==> inputs of job 1648 <==
Design PWU, start of the top module:
module PWU 
( 
   va_rdy_o, pa_o, pa_vld_o, pa_fault_o, pw_c_va_o, pw_c_vld_o,
   l1_va_o, l1_cancel_o, l1_va_vld_o, ch_va_o, ch_va_vld_o,
   clk_i, resetn_i, va_i, va_vld_i, pa_rdy_i, pw_c_pa_i, l1_pa_i,
   l1_pa_vld_i, ch_fault_i
   );
clock: 4.61 ns
lec_check: 0
abc_area: 1
cap_margin: 20
cell_pad_in_sites_detail_placement: 2
cell_pad_in_sites_global_placement: 3
core_margin: 10
core_utilization: 71
cts_cluster_diameter: 274
gpl_routability_driven: 0
gpl_timing_driven: 0
hold_slack_margin: 0.24
place_density_lb_addon: 0.22
slew_margin: 20
tns_end_percent: 80
run.sh (not shown) runs the stock make flow with config.mk's settings and CLKGATE_MAP_FILE=.
==> job 7384: changes against job 1648 <==
==> flow/config.mk (replaced) <==
export PLATFORM = sky130hd
export DESIGN_NAME = PWU
export DESIGN_NICKNAME = PWU
export VERILOG_FILES = /design/flow/design.v
export SDC_FILE = /design/flow/constraint.sdc
export NUM_CORES = 4
export LEC_CHECK = 0
export ABC_AREA = 1
export CAP_MARGIN = 35
export CELL_PAD_IN_SITES_DETAIL_PLACEMENT = 1
export CELL_PAD_IN_SITES_GLOBAL_PLACEMENT = 2
export CORE_ASPECT_RATIO = 0.99
export CORE_MARGIN = 8
export CORE_UTILIZATION = 40
export CTS_CLUSTER_SIZE = 43
export GPL_ROUTABILITY_DRIVEN = 0
export HOLD_SLACK_MARGIN = 0.23
export MIN_ROUTING_LAYER = met2
export SETUP_SLACK_MARGIN = 1.2
export SLEW_MARGIN = 40
==> flow/constraint.sdc (replaced) <==
create_clock -name core_clock -period 4.0 [get_ports {clk_i}]
set_input_delay 0.8000 -clock core_clock [delete_from_list [all_inputs] [get_ports {clk_i}]]
set_output_delay 0.8000 -clock core_clock [all_outputs]
set_load 0.01 [all_outputs]
==> changes_impl.md <==
## Flow update

- Die W: about 160 um
- Starting Density: 72.1%
- Failing step: global placement without I/O
- Core ar.: ~18000 sq um
- Run Error: [ERROR FLW-0024] Place density exceeds 1.0 (current PLACE_DENSITY_LB_ADDON =  0.22). Please check if the value of  PLACE_DENSITY_LB_ADDON is between 0 and 0.99.
- Ys flop type: dfxtp_1
- Seq share, synth: between 40% and 50%
- Outcome: did not finish
- Chip area: 24100 sq um
- Post-synth top cells: nor2_1, o21ai_0, dfxtp_1
- Die height: 155 um
[end of results for job 1648]
==> changes_impl.md <==
### Changed

- Outcome: finished clean
- Chip area: 38400 sq um
- Critical Path End Type: output port
- Core ar.: between 30000 and 40000 sq um
- Ys flop type: dfxtp_1
- Starting Density: about two fifths
- Die W: 197 um
- Seq cells: 304
- Post-route setup slack: a little over 1 ns
- Seq share, synth: 47.0%
- Die height: 195 um
- GRT met2 Usage: 45.4%
- Critical Path Start Type: register
[end of results for job 7384]


==> inputs of run a <==
Starting RTL as in the previous note.
export LEC_CHECK = 0
export CAP_MARGIN = 20
export CORE_MARGIN = 2
export CORE_UTILIZATION = 40
export SLEW_MARGIN = 20
create_clock -name core_clock -period 4.0 [get_ports {clk_i}]
==> run b: changes against run a <==
Settings changed: CORE_UTILIZATION 40 to 66.
==> flow/constraint.sdc (replaced) <==
create_clock -name core_clock -period 2.88 [get_ports {clk_i}]
set_input_delay 0.5760 -clock core_clock [delete_from_list [all_inputs] [get_ports {clk_i}]]
set_output_delay 0.5760 -clock core_clock [all_outputs]
set_load 0.01 [all_outputs]
==> flow_metrics.tcl <==
# metrics dict for downstream scripts
set metrics [dict create \
    status "finished clean" \
    cts_resized 2 \
    met3_usage_pct 4.232 \
    htreeDepth 1 \
    cp_data_required_time_ps 2300 \
    p_sw_uw 2234 \
    swShare_pct 23.33 \
    reg2reg_to "genblk1[1].walker_inst.ld_va_reg[2]$_SDFFE_PN0N_" \
]
That was run b.
==> flow_metrics.tcl <==
# metrics dict for downstream scripts
set metrics [dict create \
    seq_power_share_pct 44.7 \
    status "finished clean" \
    core_area_mm2 0.03156 \
    grt_util_met2_pct 31.32 \
    nNonClkBuffers 230 \
    htreeDepth 2 \
    synth.most_common_cell "nand2_1" \
    reg2reg_to "walk_sel_reg[1]$_SDFFE_PN0P_" \
    cts_resized 0 \
    met3_usage_pct 3.336 \
    synthFlopType "dfxtp_1" \
    p_sw_uw 1712 \
    synth_cell_types 34 \
]
That was run a.


==> v32: inputs <==
PWU again, from the RTL that the note above started with.
make LEC_CHECK=0 ABC_AREA=0 CAP_MARGIN=5 CORE_MARGIN=2 CORE_UTILIZATION=72 CTS_CLUSTER_DIAMETER=317 CTS_CLUSTER_SIZE=34 GPL_ROUTABILITY_DRIVEN=0 HOLD_SLACK_MARGIN=-0.09 MAX_ROUTING_LAYER=met4 SETUP_SLACK_MARGIN=0.39 SLEW_MARGIN=20 finish   # period 2.08 ns
==> v18: changes against v32 <==
ABC_AREA = 1   (was 0)
CAP_MARGIN = 20   (was 5)
CELL_PAD_IN_SITES_DETAIL_PLACEMENT = 2   (was default)
CELL_PAD_IN_SITES_GLOBAL_PLACEMENT = 3   (was default)
CORE_MARGIN = 10   (was 2)
CORE_UTILIZATION = 28   (was 72)
CTS_CLUSTER_DIAMETER = 274   (was 317)
CTS_CLUSTER_SIZE = default   (was 34)
GPL_ROUTABILITY_DRIVEN = 1   (was 0)
GPL_TIMING_DRIVEN = 0   (was default)
HOLD_SLACK_MARGIN = 0.24   (was -0.09)
MAX_ROUTING_LAYER = default   (was met4)
MIN_ROUTING_LAYER = met2   (was default)
PLACE_DENSITY_LB_ADDON = 0.22   (was default)
SETUP_SLACK_MARGIN = default   (was 0.39)
TNS_END_PERCENT = 35   (was default)
==> flow/constraint.sdc (replaced) <==
create_clock -name core_clock -period 5.0 [get_ports {clk_i}]
set_input_delay 1.0000 -clock core_clock [delete_from_list [all_inputs] [get_ports {clk_i}]]
set_output_delay 1.0000 -clock core_clock [all_outputs]
set_load 0.01 [all_outputs]
==> deck_impl_summary.md <==
Physical Implementation Snapshot

Outcome
  – Stage reached: clock tree synthesis
  – Run status: stopped before the end
  – Err: [ERROR DPL-0033] detailed placement checks failed during check placement.

Synth
  – Ys cells: between 1k and 1.5k
  – Area fraction in mux cells: 0.2410
  – Top cell area share: 0.4742
  – Top cells by area: dfxtp_1, mux4_2, nand2_1, mux2i_1, a21oi_1
  – Synth Net Count: roughly 1.4k
  – Gate count after technology mapping: approximately 1.3k
  – Synth cell count leaders: nand2_1, dfxtp_1, a21oi_1
  – Ao+oa area frac: 0.07809

Place
  – Placement Setup Slack: -0.3399 ns
  – Number of placed instances, taps included: 1677

Floorplan
  – Die height: 137.5 um
  – Core box area: between 15000 and 20000 um^2
  – FP Rows: 48
(the above is from v32)
==> deck_impl_summary.md <==
Physical Implementation Snapshot

Synth
  – Ys cells: between 1.5k and 2k
  – Synth Net Count: 1889
  – Top cells by area: dfxtp_1, o21ai_0, nor2_1, o22ai_1, a21oi_1
  – Top cell area share: 0.4697
  – Ao+oa area frac: 0.2357
  – Area fraction in mux cells: 0
  – Yosys stat area: 12960 um^2
  – Synth cell count leaders: nor2_1, o21ai_0, dfxtp_1

Cells and area
  – Clock buf count: 55

GRT
  – Most used routing layer: met3

Worst setup path
  – Crit-path most repeated cell: clkbuf_1
  – Reg2reg setup slack: between 2 and 2.5 ns
  – Cells along the critical path: inv_1 -> clkbuf_1 -> clkbuf_1 -> nor2_1 -> o22ai_1 -> clkdlybuf4s50_1

Floorplan
  – FP Rows: 78
  – Pre-Place Util: 0.2843

Place
  – Placement Setup Slack: 0.4737 ns
  – Number of placed instances, taps included: around 2.6k

Final timing
  – Fraction of the cycle the final worst path needs: 0.9714

Outcome
  – Run status: timing/DRC/antenna clean
(the above is from v18)
